==> inputs of job 4630 <==
// main
module main(
    input clk,
    input rst,
    input btnl,
	 input btnd,
	 input btnr,
	 input btnp,
	 input [3:0] speed,
    output [7:0] led,
	 output [6:0] seg,
	 output [3:0] an
    );
clock: 4.16 ns
lec_check: 0
cap_margin: 20
cell_pad_in_sites_detail_placement: 0
core_aspect_ratio: 0.51
core_margin: 6
core_utilization: 40
cts_cluster_diameter: 50
cts_cluster_size: 38
gpl_routability_driven: 0
max_routing_layer: met5
min_routing_layer: met2
place_density_lb_addon: 0.26
slew_margin: 0
tns_end_percent: 5
run.sh (not shown) runs the stock make flow with config.mk's settings and CLKGATE_MAP_FILE=.
==> job 1807 (differences from job 4630) <==
==> flow/config.mk (replaced) <==
export PLATFORM = sky130hd
export DESIGN_NAME = main
export DESIGN_NICKNAME = main
export VERILOG_FILES = /design/flow/design.v
export SDC_FILE = /design/flow/constraint.sdc
export NUM_CORES = 4
export LEC_CHECK = 0
export ABC_AREA = 1
export CAP_MARGIN = 20
export CORE_MARGIN = 2
export CORE_UTILIZATION = 72
export CTS_CLUSTER_DIAMETER = 356
export CTS_CLUSTER_SIZE = 14
export HOLD_SLACK_MARGIN = 0.29
export PLACE_DENSITY_LB_ADDON = 0.06
export SETUP_SLACK_MARGIN = 0.28
export SLEW_MARGIN = 20
==> flow/constraint.sdc (replaced) <==
create_clock -name core_clock -period 2.27 [get_ports {clk}]
set_input_delay 0.4540 -clock core_clock [delete_from_list [all_inputs] [get_ports {clk}]]
set_output_delay 0.4540 -clock core_clock [all_outputs]
set_load 0.01 [all_outputs]
==> job 7787 (differences from job 4630) <==
==> flow/config.mk (replaced) <==
export PLATFORM = sky130hd
export DESIGN_NAME = main
export DESIGN_NICKNAME = main
export VERILOG_FILES = /design/flow/design.v
export SDC_FILE = /design/flow/constraint.sdc
export NUM_CORES = 4
export LEC_CHECK = 0
export ABC_AREA = 1
export CAP_MARGIN = 20
export CORE_MARGIN = 2
export CORE_UTILIZATION = 72
export CTS_CLUSTER_SIZE = 90
export PLACE_DENSITY = 0.35
export SETUP_SLACK_MARGIN = 0.6
export SLEW_MARGIN = 20
==> flow/constraint.sdc (replaced) <==
create_clock -name core_clock -period 2.25 [get_ports {clk}]
set_input_delay 0.4500 -clock core_clock [delete_from_list [all_inputs] [get_ports {clk}]]
set_output_delay 0.4500 -clock core_clock [all_outputs]
set_load 0.01 [all_outputs]
==> qor summary <==
| item | job 7787 | job 4630 | job 1807 |
|---|---|---|---|
| Result of the run | finished clean | failed layout checks | finished clean |
| Violated checks | - | DRC | - |
| Inserted tap cell count | 147 | 273 | 147 |
| Clock network area share | 7.99% | 5.32% | 5.02% |
| Placed Area | 9170 sq um | 9000 sq um | 9150 sq um |
| Hold_ws | 221 ps | 438 ps | 392 ps |
| Post-layout period usage | 81.7% | 62.4% | 85.6% |
| Gr usage total | 26.1% | 18.0% | 23.3% |
| DR WL met2 | 8.73 mm | 8.54 mm | 7.19 mm |
| Multi-input gate count | 785 | 678 | 785 |
| Maximum vdd ir drop | 0.000701 V | 0.000167 V | 0.000751 V |
| Largest Pwr Group | clock | registers | registers |
| Required time of the critical path | 2630 ps | 4590 ps | 2640 ps |
| Synthesized instance count | 1172 | 942 | 1172 |
| Vias in the first global route | 7040 | 8716 | 6529 |
| Setup slack of the worst register-to-register path | 410 ps | 1560 ps | 330 ps |

========
==> inputs of v22 <==
Starting RTL as in the previous note.
Settings: LEC_CHECK=0, ABC_AREA=1, CAP_MARGIN=20, CORE_ASPECT_RATIO=0.89, CORE_MARGIN=2, CORE_UTILIZATION=72, CTS_CLUSTER_SIZE=90, HOLD_SLACK_MARGIN=0.29, PLACE_DENSITY=0.35, SETUP_SLACK_MARGIN=0.6, SLEW_MARGIN=20; clock period 2.25 ns.
==> inputs of v15, as changes to v22 <==
==> flow/config.mk (replaced) <==
export PLATFORM = sky130hd
export DESIGN_NAME = main
export DESIGN_NICKNAME = main
export VERILOG_FILES = /design/flow/design.v
export SDC_FILE = /design/flow/constraint.sdc
export NUM_CORES = 4
export LEC_CHECK = 0
export CAP_MARGIN = 20
export CELL_PAD_IN_SITES_GLOBAL_PLACEMENT = 2
export CORE_MARGIN = 2
export CORE_UTILIZATION = 45
export CTS_CLUSTER_DIAMETER = 143
export GPL_ROUTABILITY_DRIVEN = 0
export MIN_ROUTING_LAYER = met2
export PLACE_DENSITY_LB_ADDON = 0.04
export SLEW_MARGIN = 30
==> flow/constraint.sdc (replaced) <==
create_clock -name core_clock -period 4.45 [get_ports {clk}]
set_input_delay 0.8900 -clock core_clock [delete_from_list [all_inputs] [get_ports {clk}]]
set_output_delay 0.8900 -clock core_clock [all_outputs]
set_load 0.01 [all_outputs]
==> inputs of v27, as changes to v22 <==
==> flow/config.mk (replaced) <==
export PLATFORM = sky130hd
export DESIGN_NAME = main
export DESIGN_NICKNAME = main
export VERILOG_FILES = /design/flow/design.v
export SDC_FILE = /design/flow/constraint.sdc
export NUM_CORES = 4
export LEC_CHECK = 0
export CAP_MARGIN = 20
export CORE_MARGIN = 2
export CORE_UTILIZATION = 11
export SLEW_MARGIN = 20
==> flow/constraint.sdc (replaced) <==
create_clock -name core_clock -period 13.5 [get_ports {clk}]
set_input_delay 2.7000 -clock core_clock [delete_from_list [all_inputs] [get_ports {clk}]]
set_output_delay 2.7000 -clock core_clock [all_outputs]
set_load 0.01 [all_outputs]
==> flow_summary.ini <==
; generated from flow reports
[final_layout]
nNonClkBuffers = 27
area_growth_pct = 25.7
clockNetworkAreaShare = 0.0701
nFillCells = 8809
seq_area_frac = 0.376

[place]
dp_hpwl_um = 11400
gp_congestion = 0.733

[clocking]
cts.repair.resized = 0

[synth]
ys_top_cells_by_count = dfxtp_1 (201), nor2_1 (134), nand2_1 (65)
synthAoiAreaFrac = 0.0903
synth_cells = 942
adder_share = 0.0508

[setup_path]
critPathTopFamily = AND-OR/OR-AND gates
crit_fanout = 63
rr_startpoint = mocca.signal_state

[global_routing]
grt_antenna_before_repair = 1

[pwr]
p_int_w = 0.000987
p_seq_w = 0.000603

[worst_hold_path]
hp-start = five_hundred_coin.signal_sync_0

[status]
outcome = no timing/DRC/antenna violations
The numbers above come from v27.

==> flow_summary.ini <==
; generated from flow reports
[pwr]
p_int_w = 0.00557
p_seq_w = 0.00360
max-vdd-ir-drop_mv = 0.789

[global_routing]
gr-usage-met1 = 0.308
grt_antenna_before_repair = 0

[setup_path]
critPathTopFamily = adder cells
crit_buf_inv = 4
rr_startpoint = cappuc.signal_state

[synth]
ys_top_cells_by_count = nand2_1 (232), dfxtp_1 (201), nor2_1 (188)
synth_cells = 1172
synthAoiAreaFrac = 0.0946

[worst_hold_path]
hp-start = rst

[place]
gp_congestion = 0.863
dp_hpwl_um = 10600

[final_layout]
seq_area_frac = 0.397
clockNetworkAreaShare = 0.0624
nFillCells = 733

[status]
outcome = no timing/DRC/antenna violations

[clocking]
ctsHoldBuffers = 1

[die]
die_area_sq_um = 13100
The numbers above come from v22.

==> flow_summary.ini <==
; generated from flow reports
[setup_path]
rr_startpoint = mocca.signal_state
crit_fanout = 9

[synth]
adder_share = 0.0508
ys_top_cells_by_count = dfxtp_1 (201), nor2_1 (134), nand2_1 (65)

[status]
outcome = no timing/DRC/antenna violations

[final_layout]
clockNetworkAreaShare = 0.0742
nNonClkBuffers = 28

[clocking]
cts.repair.resized = 0

[global_routing]
grt_antenna_before_repair = 0

[worst_hold_path]
hp-start = cappuc.signal_sync_0
The numbers above come from v15.

Power figures rest on the tool's default switching activity, not on a simulated workload.
